== 08-28 ==
==> flow/design.v (excerpt) <==
module MIPS(
	input clk,
	input rst_n,
	input cpu_en,
	input [7:0] data_read,
	input ram_send,
	input ram_receive,
	output reg cpu_send,
	output reg cpu_receive,
	output reg cpu_ready,
	output reg [15:0] data_addr,
	output reg [7:0] data_store,
	output reg [1:0] mem_ctrl, 
	output reg done
	);
	reg [15:0] R [7:0]; 
	reg [15:0] PC,IR;
	reg [3:0] OP;
	reg [2:0] funct; 
	reg [2:0] state,next_state;
	parameter IDLE = 3'b000,
				 IF = 3'b001,
				 ID = 3'b010,
				 EX = 3'b011,
				 MEM = 3'b100,
				 WB = 3'b101;
	always@(posedge clk)
	begin
		if(~(rst_n&cpu_en))
		begin
			state <= IDLE;
		end
		else
		begin
			case(next_state)
				IDLE:state <= IDLE;
				IF:state <= IF;
				ID:state <= ID;
				EX:state <= EX;
				MEM:state <= MEM;
				WB:state <= WB;
				default:state <= state;
			endcase
		end
	end
	reg [15:0] rs,rt;
	reg [5:0] im;
	reg [11:0] addr;
	reg [15:0] temp;
	reg [1:0] read_cnt;
	reg [1:0] write_cnt;
	reg delay_cnt;
	reg delay_en;
	always@(posedge clk) 
	begin
		if(~(rst_n&cpu_en))
		begin
			cpu_ready <= 1'b0;
			delay_cnt <= 1'b0;
		end
		else if(delay_en)
		begin
			if(delay_cnt)
				cpu_ready <= 1'b0; 
			else
			begin
				cpu_ready <= 1'b1;
				delay_cnt <= 1'b1;
			end
		end
		else
		begin
			cpu_ready <= 1'b0;
			delay_cnt <= 1'b0;
		end
	end
	wire [15:0]PC_1;
	assign PC_1 = PC + 16'd2;
	always@(posedge clk)
	begin
		if(~(rst_n&cpu_en))
		begin
			{R[0],R[1],R[2],R[3],R[4],R[5],R[6],R[7]} <= 128'd0;
			{PC,IR} <= 32'd0;
			{rs,rt} <= 32'd0;
			im <= 6'd0;
			addr <= 12'd0;
			temp <= 16'd0;
			{cpu_receive,cpu_send} <= 2'b00;
			next_state <= IDLE;
			data_addr <= 16'd0;
			data_store <= 8'd0;
			OP <= 4'd0;
			IR <= 16'd0;
			funct <= 3'd0;
			delay_en <= 1'b0;
			done <= 1'b0;
			mem_ctrl <= 2'd0; 
			read_cnt <= 2'd0;
			write_cnt <= 2'd0;
		end
		else
		begin
			case(state)
				IDLE:
				begin
					done <= 1'b0;
					next_state <= IF;
					read_cnt <= 2'd0;
					write_cnt <= 2'd0;
					{cpu_receive,cpu_send} <= 2'b00;
					mem_ctrl <= 2'b00; 
				end
				IF:
				begin
					mem_ctrl <= 2'b10; 
					{cpu_receive,cpu_send} <= 2'b00; 
					if(read_cnt == 2'd0)
					begin
						data_addr <= PC;
						delay_en <= 1'b1;
						if(cpu_receive && ram_send) 
						begin
							cpu_receive <= 1'b0;
							delay_en <= 1'b0;
							read_cnt <= 2'd1;
						end
						else if(ram_send) 
						begin
  ...
For scale: ~43 I/O pins.
Settings: LEC_CHECK=0, ABC_AREA=1, CAP_MARGIN=20, CELL_PAD_IN_SITES_GLOBAL_PLACEMENT=0, CORE_ASPECT_RATIO=1.05, CORE_MARGIN=2, CORE_UTILIZATION=26, GPL_ROUTABILITY_DRIVEN=1, HOLD_SLACK_MARGIN=0.06, MIN_ROUTING_LAYER=met1, PLACE_DENSITY=0.78, SLEW_MARGIN=20, TNS_END_PERCENT=35; clock period 2.41 ns.
run.sh (not shown) runs the stock make flow with config.mk's settings and CLKGATE_MAP_FILE=.
Status 08-28: flow complete, layout not clean - negative setup slack
--- input diff 08-28..11-19 ---
# 08-28
export LEC_CHECK = 0
export ABC_AREA = 1
export CAP_MARGIN = 20
export CELL_PAD_IN_SITES_GLOBAL_PLACEMENT = 0
export CORE_ASPECT_RATIO = 1.05
export CORE_MARGIN = 2
export CORE_UTILIZATION = 26
export GPL_ROUTABILITY_DRIVEN = 1
export HOLD_SLACK_MARGIN = 0.06
export MIN_ROUTING_LAYER = met1
export PLACE_DENSITY = 0.78
export SLEW_MARGIN = 20
export TNS_END_PERCENT = 35
create_clock -name core_clock -period 2.41 [get_ports {clk}]
# 11-19
export LEC_CHECK = 0
export CAP_MARGIN = 20
export CORE_MARGIN = 2
export CORE_UTILIZATION = 36
export SLEW_MARGIN = 20
create_clock -name core_clock -period 11.3 [get_ports {clk}]
==> results <==
11-19 ended with every stage complete and zero timing, DRC or antenna violations.
08-28 finished all stages; layout check result: FAIL, due to negative setup slack.
Total nets after synthesis is lower on 11-19
Hold slack: higher on 08-28
Measured against each other, 11-19 and 08-28 differ in final total negative setup slack, the higher figure coming from 11-19.
In the tables for 11-19 and 08-28, fmax reads lower with 11-19.
Against 08-28, 11-19 comes in 71% higher on post-synthesis cell type count.
On multi-input combinational cell count, the lower figure sits with 11-19, not 08-28.
Post-route core utilization (11-19 over 08-28): increase, 5.4 points
The sequential portion of the cell area of 11-19 is higher than that of 08-28.


Starting RTL as in the previous note.
Settings: LEC_CHECK=0, CAP_MARGIN=40, CELL_PAD_IN_SITES_GLOBAL_PLACEMENT=2, CORE_ASPECT_RATIO=0.96, CORE_MARGIN=2, CORE_UTILIZATION=32, GPL_TIMING_DRIVEN=1, MAX_ROUTING_LAYER=met4, MIN_ROUTING_LAYER=met2, PLACE_DENSITY_LB_ADDON=0.23, SLEW_MARGIN=0; clock period 10.0 ns.
The first run finished clean.
==> next run, changes <==
Settings changed: ABC_AREA set to 1, CAP_MARGIN 40 to 20, CELL_PAD_IN_SITES_GLOBAL_PLACEMENT 2 to not set, CORE_ASPECT_RATIO 0.96 to not set, CORE_UTILIZATION 32 to 70, GPL_TIMING_DRIVEN 1 to not set, MAX_ROUTING_LAYER met4 to not set, MIN_ROUTING_LAYER met2 to not set, PLACE_DENSITY_LB_ADDON 0.23 to not set, SLEW_MARGIN 0 to 20.
Clock period 10.0 ns to 2.74 ns, I/O delays scaled along.
What happened: Now the flow completed, yet does not pass: negative setup slack. Non-clock buffer count rises by 111. Utilization grows by 46 points. Clock-buffer cell count is lower by 17.
==> next run, changes <==
Settings changed: ABC_AREA 1 to not set, CAP_MARGIN 20 to 40, CORE_ASPECT_RATIO set to 0.96, CORE_UTILIZATION 70 to 32, GPL_TIMING_DRIVEN set to 1, PLACE_DENSITY_LB_ADDON set to 0.09, SLEW_MARGIN 20 to 5.
Clock period 2.74 ns to 10.0 ns, I/O delays scaled along.
After rerunning: The changed run completed without violations; via count decreases by about a fifth; register-to-register slack gains 5.9 ns; power came out lower by well over a third; utilization shrinks by 47 points; setup slack improved by 5.9 ns; global-route usage went down by 28 points; design area increases slightly; hold slack gets worse by 0.051 ns.


== oak ==
The RTL this note starts from:
==> flow/design.v <==
module MIPS(
	input clk,
	input rst_n,
	input cpu_en,
	input [7:0] data_read,
	input ram_send,
	input ram_receive,
	output reg cpu_send,
	output reg cpu_receive,
	output reg cpu_ready,
	output reg [15:0] data_addr,
	output reg [7:0] data_store,
	output reg [1:0] mem_ctrl, 
	output reg done
	);
	reg [15:0] R [7:0]; 
	reg [15:0] PC,IR;
	reg [3:0] OP;
	reg [2:0] funct; 
	reg [2:0] state,next_state;
	parameter IDLE = 3'b000,
				 IF = 3'b001,
				 ID = 3'b010,
				 EX = 3'b011,
				 MEM = 3'b100,
				 WB = 3'b101;
	always@(posedge clk)
	begin
		if(~(rst_n&cpu_en))
		begin
			state <= IDLE;
		end
		else
		begin
			case(next_state)
				IDLE:state <= IDLE;
				IF:state <= IF;
				ID:state <= ID;
				EX:state <= EX;
				MEM:state <= MEM;
				WB:state <= WB;
				default:state <= state;
			endcase
		end
	end
	reg [15:0] rs,rt;
	reg [5:0] im;
	reg [11:0] addr;
	reg [15:0] temp;
	reg [1:0] read_cnt;
	reg [1:0] write_cnt;
	reg delay_cnt;
	reg delay_en;
	always@(posedge clk) 
	begin
		if(~(rst_n&cpu_en))
		begin
			cpu_ready <= 1'b0;
			delay_cnt <= 1'b0;
		end
		else if(delay_en)
		begin
			if(delay_cnt)
				cpu_ready <= 1'b0; 
			else
			begin
				cpu_ready <= 1'b1;
				delay_cnt <= 1'b1;
			end
		end
		else
		begin
			cpu_ready <= 1'b0;
			delay_cnt <= 1'b0;
		end
	end
	wire [15:0]PC_1;
	assign PC_1 = PC + 16'd2;
	always@(posedge clk)
	begin
		if(~(rst_n&cpu_en))
		begin
			{R[0],R[1],R[2],R[3],R[4],R[5],R[6],R[7]} <= 128'd0;
			{PC,IR} <= 32'd0;
			{rs,rt} <= 32'd0;
			im <= 6'd0;
			addr <= 12'd0;
			temp <= 16'd0;
			{cpu_receive,cpu_send} <= 2'b00;
			next_state <= IDLE;
			data_addr <= 16'd0;
			data_store <= 8'd0;
			OP <= 4'd0;
			IR <= 16'd0;
			funct <= 3'd0;
			delay_en <= 1'b0;
			done <= 1'b0;
			mem_ctrl <= 2'd0; 
			read_cnt <= 2'd0;
			write_cnt <= 2'd0;
		end
		else
		begin
			case(state)
				IDLE:
				begin
					done <= 1'b0;
					next_state <= IF;
					read_cnt <= 2'd0;
					write_cnt <= 2'd0;
					{cpu_receive,cpu_send} <= 2'b00;
					mem_ctrl <= 2'b00; 
				end
				IF:
				begin
					mem_ctrl <= 2'b10; 
					{cpu_receive,cpu_send} <= 2'b00; 
					if(read_cnt == 2'd0)
					begin
						data_addr <= PC;
						delay_en <= 1'b1;
						if(cpu_receive && ram_send) 
						begin
							cpu_receive <= 1'b0;
							delay_en <= 1'b0;
							read_cnt <= 2'd1;
						end
						else if(ram_send) 
						begin
							IR[15:8] <= data_read;
							if(IR[15:8] == data_read)
								cpu_receive <= 1'b1;
							else
								cpu_receive <= 1'b0;
						end
						else
						begin
							IR[15:8] <= IR[15:8];
							read_cnt <= 2'd0;
						end
					end
					else if(read_cnt == 2'd1)
					begin
						data_addr <= PC + 16'd1;
						delay_en <= 1'b1;
						if(cpu_receive && ram_send) 
						begin
							cpu_receive <= 1'b0;
							delay_en <= 1'b0;
							read_cnt <= 2'd2;
						end
						else if(ram_send) 
						begin
							IR[7:0] <= data_read;
							if(IR[7:0] == data_read)
								cpu_receive <= 1'b1;
							else
								cpu_receive <= 1'b0;
						end
						else
						begin
							IR[7:0] <= IR[7:0];
							read_cnt <= 2'd1;
						end
					end
					else if(read_cnt == 2'd2)
					begin
						next_state <= ID;
						PC <= PC + 16'd2;
						read_cnt <= 2'd0;
						mem_ctrl <= 2'b00; 
						{cpu_receive,cpu_send} <= 2'b00;
					end
					else
					begin
						next_state <= IF;
						PC <= PC;
					end
				end
				ID:
				begin
					OP <= IR[15:12];
					case(IR[11:9])
						3'd0:rs <= R[0];
						3'd1:rs <= R[1];
						3'd2:rs <= R[2];
						3'd3:rs <= R[3];
						3'd4:rs <= R[4];
						3'd5:rs <= R[5];
						3'd6:rs <= R[6];
						3'd7:rs <= R[7];
						default:rs <= 16'd0;
					endcase
					case(IR[8:6])
						3'd0:rt <= R[0];
						3'd1:rt <= R[1];
						3'd2:rt <= R[2];
						3'd3:rt <= R[3];
						3'd4:rt <= R[4];
						3'd5:rt <= R[5];
						3'd6:rt <= R[6];
						3'd7:rt <= R[7];
						default:rt <= 16'd0;
					endcase
					funct <= IR[2:0];
					im <= IR[5:0];
					addr <= IR[11:0];
					next_state <= EX;
				end
				EX:
				begin
					if(OP == 4'b0000) 
					begin
						case(funct)
							3'b000,3'b001:temp <= rs + rt; 
							3'b010,3'b011:temp <= rs - rt; 
							3'b100:temp <= (rs < rt) ? 16'd1:16'd0; 
							3'b101:temp <= rs & rt; 
							3'b110:temp <= rs | rt; 
							3'b111:PC <= rs; 
							default:temp <= 16'd0;
						endcase
					end
					else if(OP[3]) 
					begin
						case(OP)
							4'b1000:temp <= rs + {10'd0,im}; 
							4'b1001:temp <= rs - {10'd0,im}; 
							4'b1010:temp <= rs & {10'd0,im}; 
							4'b1011:temp <= rs | {10'd0,im}; 
							4'b1110:PC <= (rs==rt) ? (PC+16'd2+im<<1):PC; 
							4'b1111:PC <= (rs!=rt) ? (PC+16'd2+im<<1):PC; 
							default:temp <= 16'd0;
						endcase
					end
					else if(OP[2]) 
					begin
						if(OP == 4'b0100) 
							PC <= {PC_1[15:12],addr};
						else if(OP == 4'b0101) 
						begin
							R[7] <= PC;
							PC <= {PC_1[15:12],addr};
						end
					end
					else
						next_state <= IDLE;
					next_state <= MEM;
					read_cnt <= 2'd0;
					write_cnt <= 2'd0;
					data_addr <= 16'd0;
				end
				MEM:
				begin
					case(OP)
						4'b1100: 
							begin
								mem_ctrl <= 2'b10; 
								{cpu_receive,cpu_send} <= 2'b00; 
								if(read_cnt == 2'd0)
								begin
									data_addr <= rs + {10'd0,im};
									delay_en <= 1'b1;
									if(cpu_receive && ram_send) 
									begin
										cpu_receive <= 1'b0;
										delay_en <= 1'b0;
										read_cnt <= 2'd1;
									end
									else if(ram_send) 
									begin
										temp[15:8] <= data_read;
										if(temp[15:8] == data_read)
											cpu_receive <= 1'b1;
										else
											cpu_receive <= 1'b0;
									end
									else
									begin
										temp[15:8] <= temp[15:8];
										read_cnt <= 2'd0;
									end
								end
								else if(read_cnt == 2'd1)
								begin
									data_addr <= rs + {10'd0,im} + 16'd1;
									delay_en <= 1'b1;
									if(cpu_receive && ram_send) 
									begin
										cpu_receive <= 1'b0;
										delay_en <= 1'b0;
										read_cnt <= 2'd2;
									end
									else if(ram_send) 
									begin
										temp[7:0] <= data_read;
										if(temp[7:0] == data_read)
											cpu_receive <= 1'b1;
										else
											cpu_receive <= 1'b0;
									end
									else
									begin
										temp[7:0] <= temp[7:0];
										read_cnt <= 2'd1;
									end
								end
								else if(read_cnt == 2'd2)
								begin
									next_state <= WB;
									read_cnt <= 2'd0;
									mem_ctrl <= 2'b00; 
									{cpu_receive,cpu_send} <= 2'b00;
								end
								else
								begin
									next_state <= MEM;
									temp <= temp;
								end
							end
						4'b1101: 
							begin
								mem_ctrl <= 2'b01; 
								{cpu_receive,cpu_send} <= 2'b00; 
								if(write_cnt == 2'd0)
								begin
									data_addr <= rs + {10'd0,im};
									data_store <= rt[15:8];
									if(cpu_send && ram_receive)
									begin
										cpu_send <= 1'b0;
										write_cnt <= 2'd1;
									end
									else if(data_store == rt[15:8])
										cpu_send <= 1'b1;
									else
									begin
										cpu_send <= 1'b0;
										write_cnt <= 2'd0;
									end
								end
								else if(write_cnt == 2'd1)
								begin
									data_addr <= rs + {10'd0,im} + 16'd1;
									data_store <= rt[7:0];
									if(cpu_send && ram_receive)
									begin
										cpu_send <= 1'b0;
										write_cnt <= 2'd2;
									end
									else if(data_store == rt[7:0])
										cpu_send <= 1'b1;
									else
									begin
										cpu_send <= 1'b0;
										write_cnt <= 2'd1;
									end
								end
								else if(write_cnt == 2'd2)
								begin
									next_state <= WB;
									write_cnt <= 2'd0;
									mem_ctrl <= 2'b00; 
									{cpu_receive,cpu_send} <= 2'b00;
								end
								else
								begin
									next_state <= MEM;
									write_cnt <= write_cnt;
								end
							end
						default:
							begin
								mem_ctrl <= 2'b00; 
								temp <= temp;
								data_store <= 8'd0;
								data_addr <= 8'd0;
								next_state <= WB;
							end
					endcase
				end
				WB:
				begin
					if(OP == 4'b0000) 
					begin
						case(IR[5:3])
							3'd0:R[0] <= temp;
							3'd1:R[1] <= temp;
							3'd2:R[2] <= temp;
							3'd3:R[3] <= temp;
							3'd4:R[4] <= temp;
							3'd5:R[5] <= temp;
							3'd6:R[6] <= temp;
							3'd7:R[7] <= temp;
						endcase
					end
					else if(OP[3]) 
					begin
						if((OP[3:2] == 2'b10) | (OP == 4'b1100)) 
						begin
							case(IR[8:6])
								3'd0:R[0] <= temp;
								3'd1:R[1] <= temp;
								3'd2:R[2] <= temp;
								3'd3:R[3] <= temp;
								3'd4:R[4] <= temp;
								3'd5:R[5] <= temp;
								3'd6:R[6] <= temp;
								3'd7:R[7] <= temp;
							endcase
						end
					end
					else 
						{R[0],R[1],R[2],R[3],R[4],R[5],R[6],R[7]} <= {R[0],R[1],R[2],R[3],R[4],R[5],R[6],R[7]};
					done <= 1'b1;
					next_state <= IDLE;
				end
			endcase
		end
	end
endmodule
clock: 3.15 ns
lec_check: 0
abc_area: 1
cap_margin: 25
cell_pad_in_sites_detail_placement: 2
cell_pad_in_sites_global_placement: 1
core_aspect_ratio: 0.81
core_margin: 3
core_utilization: 22
cts_cluster_size: 90
gpl_routability_driven: 1
hold_slack_margin: 0.29
max_routing_layer: met5
min_routing_layer: met1
place_density_lb_addon: 0.29
slew_margin: 20
tns_end_percent: 100
Input-level comparison between cedar and oak:
# oak
export LEC_CHECK = 0
export ABC_AREA = 1
export CAP_MARGIN = 25
export CELL_PAD_IN_SITES_DETAIL_PLACEMENT = 2
export CELL_PAD_IN_SITES_GLOBAL_PLACEMENT = 1
export CORE_ASPECT_RATIO = 0.81
export CORE_MARGIN = 3
export CORE_UTILIZATION = 22
export CTS_CLUSTER_SIZE = 90
export GPL_ROUTABILITY_DRIVEN = 1
export HOLD_SLACK_MARGIN = 0.29
export MAX_ROUTING_LAYER = met5
export MIN_ROUTING_LAYER = met1
export PLACE_DENSITY_LB_ADDON = 0.29
export SLEW_MARGIN = 20
export TNS_END_PERCENT = 100
create_clock -name core_clock -period 3.15 [get_ports {clk}]
# cedar
export LEC_CHECK = 0
export ABC_AREA = 0
export CAP_MARGIN = 15
export CELL_PAD_IN_SITES_DETAIL_PLACEMENT = 0
export CORE_MARGIN = 7
export CORE_UTILIZATION = 58
export GPL_ROUTABILITY_DRIVEN = 1
export MIN_ROUTING_LAYER = met1
export PLACE_DENSITY_LB_ADDON = 0.24
export SETUP_SLACK_MARGIN = 0.61
export SLEW_MARGIN = 20
export TNS_END_PERCENT = 100
create_clock -name core_clock -period 3.43 [get_ports {clk}]
Notes after the runs:
cedar does better than oak on setup slack.
Compared with oak, cedar shows a leakage power total that is about 1% higher.
Summary of cedar over oak: overflow left after global routing did not really move, vertical die dimension went down, final cell count without fillers went down, via total after detailed routing went down.
In cedar, count of buffer and inverter cells on the critical path is higher than in oak.
cedar vs oak — area after synthesis rose about 5%.
Between cedar and oak, the difference in accumulated negative setup slack is negligible.
Power is estimated from default activity; no workload was simulated.
